==> pepper <==
==> flow/design.v <==
`timescale 1ns/100ps
module conv(
           input Aclk,
           input rst,
           input [7:0] Xin,
           input [7:0] Kin,
           output reg [7:0] Rout,
           output reg result_done
       );
reg [7:0] pattern [9-1:0];
reg [4:0] daddr;
wire pattern_done;
reg [7:0] kernel [4-1:0];
reg [4:0] kaddr;
wire kernel_done;
reg [7:0] result [4-1:0];
reg [4:0] out_cnt;
integer i;
assign pattern_done = (daddr-1>=9) ? 1'd1 : 1'd0;
always@(posedge Aclk)
begin
    if(rst)
    begin
        for(i=0;i<9;i=i+1)
        begin
            pattern[i] <= 7'd0;
        end
        daddr <= 5'd1;   
    end
    else
    begin
        if(pattern_done)
        begin
            pattern[daddr] <= pattern[daddr];
            daddr <= daddr;
        end
        else
        begin
            pattern[daddr-1] <= Xin;
            daddr <= daddr + 5'd1;
        end
    end
end
assign kernel_done = (kaddr-1>=4) ? 1'd1 : 1'd0;
always@(posedge Aclk)
begin
    if(rst)
    begin
        for(i=0;i<4;i=i+1)
        begin
            kernel[i] <= 7'd0;
        end
        kaddr <= 5'd1;
    end
    else
    begin
        if(kernel_done)
        begin
            kernel[kaddr] <= kernel[kaddr];
            kaddr <= kaddr;
        end
        else
        begin
            kernel[kaddr-1] <= Kin;
            kaddr <= kaddr + 5'd1;
        end
    end
end
always@(*)
begin
    if(rst)
    begin
        for(i=0;i<4;i=i+1)
        begin
            result[i] = 7'd0;
        end
    end
    else
    begin
        if(pattern_done & kernel_done)
        begin
            result[0] = pattern[0]*kernel[0] + pattern[1]*kernel[1] + pattern[3]*kernel[2] + pattern[4]*kernel[3];
            result[1] = pattern[1]*kernel[0] + pattern[2]*kernel[1] + pattern[4]*kernel[2] + pattern[5]*kernel[3];
            result[2] = pattern[3]*kernel[0] + pattern[4]*kernel[1] + pattern[6]*kernel[2] + pattern[7]*kernel[3];
            result[3] = pattern[4]*kernel[0] + pattern[5]*kernel[1] + pattern[7]*kernel[2] + pattern[8]*kernel[3];
        end
        else
        begin
            for(i=0;i<4;i=i+1)
            begin
                result[i] = 7'd0;
            end
        end
    end
end
always@(posedge Aclk)
begin
    if(rst)
    begin
        result_done <= 1'd0;
    end
    else
    begin
        if(pattern_done & kernel_done)
        begin
            result_done <= 1'd1;
        end
        else
        begin
            result_done <= result_done;
        end
    end
end
always@(posedge Aclk)
begin
    if(rst)
    begin
        Rout <= 7'd0;
        out_cnt <= 5'd1;
    end
    else
    begin
        if(pattern_done & kernel_done)
        begin
            out_cnt <= out_cnt + 5'd1;
            Rout <= result[out_cnt-1];
        end
        else
        begin
            out_cnt <= 5'd1;
            Rout <= 5'd0;
        end
    end
end
endmodule
==> flow/run.sh <==
#!/bin/bash
# the make line also repeats each setting of config.mk as NAME=value (left out here)
make -C /OpenROAD-flow-scripts/flow DESIGN_CONFIG=/design/flow/config.mk WORK_HOME=/design/flow/orfs CLKGATE_MAP_FILE= finish
==> flow/config.mk <==
export PLATFORM = sky130hd
export DESIGN_NAME = conv
export DESIGN_NICKNAME = conv
export VERILOG_FILES = /design/flow/design.v
export SDC_FILE = /design/flow/constraint.sdc
export NUM_CORES = 4
export LEC_CHECK = 0
export CAP_MARGIN = 20
export CORE_MARGIN = 2
export CORE_UTILIZATION = 66
export CTS_CLUSTER_SIZE = 32
export SLEW_MARGIN = 20
==> flow/constraint.sdc <==
create_clock -name core_clock -period 5.93 [get_ports {Aclk}]
set_input_delay 1.1860 -clock core_clock [delete_from_list [all_inputs] [get_ports {Aclk}]]
set_output_delay 1.1860 -clock core_clock [all_outputs]
set_load 0.01 [all_outputs]
==> delta: changes against pepper <==
ABC_AREA = 1   (was default)
CORE_UTILIZATION = 58   (was 66)
CTS_CLUSTER_SIZE = default   (was 32)
==> flow/constraint.sdc (replaced) <==
create_clock -name core_clock -period 8.23 [get_ports {Aclk}]
set_input_delay 1.6460 -clock core_clock [delete_from_list [all_inputs] [get_ports {Aclk}]]
set_output_delay 1.6460 -clock core_clock [all_outputs]
set_load 0.01 [all_outputs]
==> comparison table <==
CTS clock-pin slew for the worst setup and hold paths: delta 0.07 ns; pepper 0.06 ns
Placeable Area: delta 0.03883 mm^2; pepper 0.03164 mm^2
Data arrival time of the worst path: delta 7.90 ns; pepper 7.19 ns
Final Core Density: delta 0.6244; pepper 0.7815
Row count: delta 72; pepper 65
Run status: delta finished clean; pepper complete, but fails checks
Reasons for failing layout checks: delta -; pepper negative setup slack
Total cells reported by yosys after synthesis: delta 3138; pepper 2273
Reg2Reg Setup Slack: delta 0.68 ns; pepper -0.94 ns
Fraction of area in multi-input gates: delta 0.6356; pepper 0.6440
Final setup viols: delta 0; pepper 4


==> nickel <==
// conv: RTL as listed in full above, without the edits since
Settings: LEC_CHECK=0, CAP_MARGIN=20, CORE_ASPECT_RATIO=0.92, CORE_MARGIN=2, CORE_UTILIZATION=72, CTS_CLUSTER_SIZE=51, PLACE_DENSITY_LB_ADDON=0.0, SETUP_SLACK_MARGIN=1.83, SLEW_MARGIN=20, TNS_END_PERCENT=65; clock period 6.5 ns.
run.sh (not shown) runs the stock make flow with config.mk's settings and CLKGATE_MAP_FILE=.
==> yarrow: changes against nickel <==
- CORE_ASPECT_RATIO: 0.92 -> not set
- CORE_UTILIZATION: 72 -> 47
- CTS_CLUSTER_SIZE: 51 -> not set
- PLACE_DENSITY_LB_ADDON: 0.0 -> not set
- SETUP_SLACK_MARGIN: 1.83 -> 1.17
- TNS_END_PERCENT: 65 -> not set
==> flow/constraint.sdc (replaced) <==
create_clock -name core_clock -period 4.88 [get_ports {Aclk}]
set_input_delay 0.9760 -clock core_clock [delete_from_list [all_inputs] [get_ports {Aclk}]]
set_output_delay 0.9760 -clock core_clock [all_outputs]
set_load 0.01 [all_outputs]
==> tundra: changes against nickel <==
- CORE_ASPECT_RATIO: 0.92 -> not set
- CORE_UTILIZATION: 72 -> 40
- CTS_CLUSTER_SIZE: 51 -> not set
- PLACE_DENSITY_LB_ADDON: 0.0 -> not set
- SETUP_SLACK_MARGIN: 1.83 -> not set
- TNS_END_PERCENT: 65 -> not set
==> flow/constraint.sdc (replaced) <==
create_clock -name core_clock -period 7.85 [get_ports {Aclk}]
set_input_delay 1.5700 -clock core_clock [delete_from_list [all_inputs] [get_ports {Aclk}]]
set_output_delay 1.5700 -clock core_clock [all_outputs]
set_load 0.01 [all_outputs]
==> harbor: changes against nickel <==
- CORE_ASPECT_RATIO: 0.92 -> not set
- CORE_UTILIZATION: 72 -> 64
- CTS_CLUSTER_SIZE: 51 -> not set
- PLACE_DENSITY_LB_ADDON: 0.0 -> not set
- SETUP_SLACK_MARGIN: 1.83 -> 1.85
- TNS_END_PERCENT: 65 -> not set
==> flow/constraint.sdc (replaced) <==
create_clock -name core_clock -period 6.99 [get_ports {Aclk}]
set_input_delay 1.3980 -clock core_clock [delete_from_list [all_inputs] [get_ports {Aclk}]]
set_output_delay 1.3980 -clock core_clock [all_outputs]
set_load 0.01 [all_outputs]
==> notes <==
nickel finished but failed the layout checks on negative setup slack. tundra went through all stages and came out clean. harbor ran to the end with no violations. yarrow finished but fails on negative setup slack.
In tundra the first-iteration DRC count is lower than in harbor, by about 11%.
Clock skew: yarrow < harbor < tundra < nickel.
Critical path depth: tundra is higher than nickel (2).
Non-clock buffer count: harbor is lower than yarrow (121).
Worst hold slack, highest first: nickel, tundra, harbor, yarrow.
Synthesized cell count is the same in nickel and tundra.
In tundra the count of clock-buffer cells in the layout is higher than in yarrow, by 3.
In yarrow the cell count is larger than in harbor, by about 10%.
In yarrow the core utilization is lower than in nickel, by 26 points.
The highest sequential share of layout area belongs to tundra, the lowest to yarrow.


==> inputs of violet <==
// conv: RTL as listed in full above, without the edits since
Settings: LEC_CHECK=0, CAP_MARGIN=20, CORE_MARGIN=2, CORE_UTILIZATION=26, SLEW_MARGIN=20; clock period 15.1 ns.
==> sierra (differences from violet) <==
--- a/flow/config.mk
+++ b/flow/config.mk
@@ -9,3 +9,5 @@
 export CORE_MARGIN = 2
-export CORE_UTILIZATION = 26
+export CORE_UTILIZATION = 69
+export CTS_CLUSTER_DIAMETER = 230
+export CTS_CLUSTER_SIZE = 42
 export SLEW_MARGIN = 20
==> flow/constraint.sdc (replaced) <==
create_clock -name core_clock -period 10.0 [get_ports {Aclk}]
set_input_delay 2.0000 -clock core_clock [delete_from_list [all_inputs] [get_ports {Aclk}]]
set_output_delay 2.0000 -clock core_clock [all_outputs]
set_load 0.01 [all_outputs]
==> willow (differences from violet) <==
--- a/flow/config.mk
+++ b/flow/config.mk
@@ -9,3 +9,3 @@
 export CORE_MARGIN = 2
-export CORE_UTILIZATION = 26
+export CORE_UTILIZATION = 52
 export SLEW_MARGIN = 20
==> flow/constraint.sdc (replaced) <==
create_clock -name core_clock -period 4.88 [get_ports {Aclk}]
set_input_delay 0.9760 -clock core_clock [delete_from_list [all_inputs] [get_ports {Aclk}]]
set_output_delay 0.9760 -clock core_clock [all_outputs]
set_load 0.01 [all_outputs]
==> cedar (differences from violet) <==
--- a/flow/config.mk
+++ b/flow/config.mk
@@ -7,5 +7,7 @@
 export LEC_CHECK = 0
+export ABC_AREA = 1
 export CAP_MARGIN = 20
 export CORE_MARGIN = 2
-export CORE_UTILIZATION = 26
+export CORE_UTILIZATION = 58
 export SLEW_MARGIN = 20
+export TNS_END_PERCENT = 85
==> flow/constraint.sdc (replaced) <==
create_clock -name core_clock -period 6.9 [get_ports {Aclk}]
set_input_delay 1.3800 -clock core_clock [delete_from_list [all_inputs] [get_ports {Aclk}]]
set_output_delay 1.3800 -clock core_clock [all_outputs]
set_load 0.01 [all_outputs]
==> summary of the runs <==
violet finished with timing, DRC and antenna clean. cedar finished with timing, DRC and antenna clean. willow finished but failed the layout checks on negative setup slack. sierra ran to the end with no violations. Against violet, the count of clock-buffer cells in the layout of cedar is lower by 2. Setup slack: sierra is lower than violet (5.0 ns). Sequential cell count is the same in sierra and willow. Critical path depth, highest first: cedar, violet, willow, sierra. Design area: cedar is higher than sierra (14%). Hold slack: cedar < sierra < violet < willow. Final cell count: sierra < willow < violet < cedar. Routed wire length: cedar > willow > violet > sierra. First-iteration DRC count, highest first: cedar, sierra, violet, willow.
==> figures <==
Clock buffer cells: sierra 19; willow 19; violet 19; cedar 17
Number of setup buffers added after CTS: sierra 0; willow 19; violet 0; cedar 7
Routed len/inst: sierra 21.69 um; willow 21.34 um; violet 18.14 um; cedar 18.70 um
Vias in the first global route: sierra 16,040; willow 16,680; violet 15,230; cedar 19,650
Met2 demand-to-capacity share in global routing: sierra 60.72%; willow 52.15%; violet 22.66%; cedar 57.82%
Register-to-register path setup slack: sierra 2.46 ns; willow -1.85 ns; violet 7.49 ns; cedar 0.20 ns
CTS-repair resized insts: sierra 0; willow 13; violet 0; cedar 2
Detailed-route via count: sierra 15,240; willow 15,770; violet 14,760; cedar 19,340
Ratio of layout area to synthesized area: sierra 1.0596x; willow 1.1776x; violet 1.0965x; cedar 1.1179x
Worst max-slew margin expressed relative to the limit: sierra 20.97%; willow 43.50%; violet 41.62%; cedar 27.24%
Non-clock buffer contribution to total cell area: sierra 2.052%; willow 10.20%; violet 2.143%; cedar 6.655%
Met3 routing resource usage after global routing: sierra 6.706%; willow 6.859%; violet 2.027%; cedar 6.838%
Critical hold path startpoint: sierra result_done; willow result_done; violet result_done; cedar kaddr[4]
Signal arrival time at the worst endpoint: sierra 7.93 ns; willow 7.04 ns; violet 7.94 ns; cedar 7.09 ns
Wire length of the first global-routing pass: sierra 91.17 mm; willow 98.70 mm; violet 93.07 mm; cedar 109.1 mm
Area fraction in compound gates: sierra 1.498%; willow 1.498%; violet 1.498%; cedar 1.418%
Run status: sierra no timing/DRC/antenna violations; willow complete, but fails checks; violet no timing/DRC/antenna violations; cedar no timing/DRC/antenna violations
Reasons for failing layout checks: sierra -; willow negative setup slack; violet -; cedar -
Flip-flop and latch share of the layout cell area: sierra 15.70%; willow 14.13%; violet 15.18%; cedar 13.82%
Buffers plus inverters on the worst setup path: sierra 5; willow 7; violet 7; cedar 8
